==> flow/design.v (excerpt) <==
module top#(       
    parameter FIFO_DEPTH = 16,
    parameter DATA_WIDTH = 32,
    parameter START_NUMBER = 0    
)(
    input  logic        GCLK,
    input  logic        OTG_RESETN,
    input  logic [DATA_WIDTH-1:0] wdatax,
    input  logic [DATA_WIDTH-1:0] wdatay,
    input  logic        validx,
    input  logic        validy,
    input  logic [DATA_WIDTH-1:0] kx_u,
    input  logic [DATA_WIDTH-1:0] bx_u,
    input  logic [DATA_WIDTH-1:0] kx_c,
    input  logic [DATA_WIDTH-1:0] bx_c,
    input  logic [DATA_WIDTH-1:0] ky_u,
    input  logic [DATA_WIDTH-1:0] by_u,
    input  logic [DATA_WIDTH-1:0] ky_c,
    input  logic [DATA_WIDTH-1:0] by_c,
    output logic        sel_1_0,
    output logic        sel_1_1,
    output logic        sel_2_0,
    output logic        sel_2_1,
    output logic        AS2_r,
    output  logic       wready,
    output logic        JB1,
    output logic        JB2,
    output logic        JB3,
    output logic        JB4,
    output logic        JB7,
    output logic        JB8,
    output logic        JB9,
    output logic        JB10,
    output logic        JA1,
    output logic        JA2,
    output logic        JA3,
    output logic        JA4,
    output logic        JA7,
    output logic        JA8,
    output logic        JA9,
    output logic        JA10,
    output logic        JC1_N,
    output logic        JC1_P,
        input logic        JC2_N,
    output logic        JC2_P,
    output logic        JC3_P
);
Size in the first run: about 10000 cells after synthesis, ~1300 flip-flops, about 100000 sq um of cells after synthesis.
clock: 17.0 ns
lec_check: 0
cap_margin: 25
cell_pad_in_sites_detail_placement: 1
cell_pad_in_sites_global_placement: 1
core_aspect_ratio: 0.74
core_margin: 6
core_utilization: 40
cts_cluster_size: 25
gpl_timing_driven: 1
max_routing_layer: met4
min_routing_layer: met2
place_density_lb_addon: 0.04
slew_margin: 5
tns_end_percent: 65
run.sh (not shown) runs the stock make flow with config.mk's settings and CLKGATE_MAP_FILE=.
The first run completed with no timing, DRC or antenna violations.
Edit:
Settings changed: CAP_MARGIN 25 to 20, CELL_PAD_IN_SITES_DETAIL_PLACEMENT 1 to 0, CELL_PAD_IN_SITES_GLOBAL_PLACEMENT 1 to not set, CORE_ASPECT_RATIO 0.74 to not set, CORE_UTILIZATION 40 to 34, CTS_CLUSTER_DIAMETER set to 284, CTS_CLUSTER_SIZE 25 to not set, MAX_ROUTING_LAYER met4 to not set, MIN_ROUTING_LAYER met2 to not set, PLACE_DENSITY_LB_ADDON 0.04 to not set, SETUP_SLACK_MARGIN set to 1.3, SLEW_MARGIN 5 to 20, TNS_END_PERCENT 65 to not set.
Clock period 17.0 ns to 10.7 ns, I/O delays scaled along.
After rerunning: Fmax rose by a few percent; worst setup slack degrades by 5.8 ns; area after synthesis is unchanged; register-to-register slack degrades by 5.8 ns.
Edit:
Settings changed: CELL_PAD_IN_SITES_DETAIL_PLACEMENT 0 to not set, CORE_MARGIN 6 to 2, CORE_UTILIZATION 34 to 40, CTS_CLUSTER_DIAMETER 284 to not set, GPL_ROUTABILITY_DRIVEN set to 0, GPL_TIMING_DRIVEN 1 to not set, SETUP_SLACK_MARGIN 1.3 to not set, TNS_END_PERCENT set to 5.
Clock period 10.7 ns to 10.0 ns, I/O delays scaled along.
After rerunning: Setup slack loses 0.66 ns. Flip-flop count is unchanged. Total power grows by roughly a tenth. Routed wire length grows slightly.
Edit:
Settings changed: ABC_AREA set to 1, CAP_MARGIN 20 to 30, CORE_MARGIN 2 to 4, CORE_UTILIZATION 40 to 36, CTS_CLUSTER_SIZE set to 38, PLACE_DENSITY_LB_ADDON set to 0.01, SETUP_SLACK_MARGIN set to 0.35, SLEW_MARGIN 20 to 25.
Effect:
- final cell count climbs by 23%
- register-to-register slack improved by 0.38 ns
- utilization decreases by 4.3 points
- combinational power falls by 8.3%
- design area rises by about 6%
- die size grows by about 18%
- hold slack degrades by 0.0061 ns
- flip-flop count does not change
Edit:
Settings changed: CAP_MARGIN 30 to 20, CORE_MARGIN 4 to 2, CORE_UTILIZATION 36 to 72, CTS_CLUSTER_SIZE 38 to not set, GPL_ROUTABILITY_DRIVEN 0 to not set, PLACE_DENSITY_LB_ADDON 0.01 to 0.28, SETUP_SLACK_MARGIN 0.35 to 1.37, SLEW_MARGIN 25 to 20, TNS_END_PERCENT 5 to not set.
Clock period 10.0 ns to 5.29 ns, I/O delays scaled along.
=> Now the flow aborted during 5_1_grt (GRT-0232); area after synthesis stays the same; die size goes down by 50%; synthesized cell count stays the same.
Power figures rest on the tool's default switching activity, not on a simulated workload.
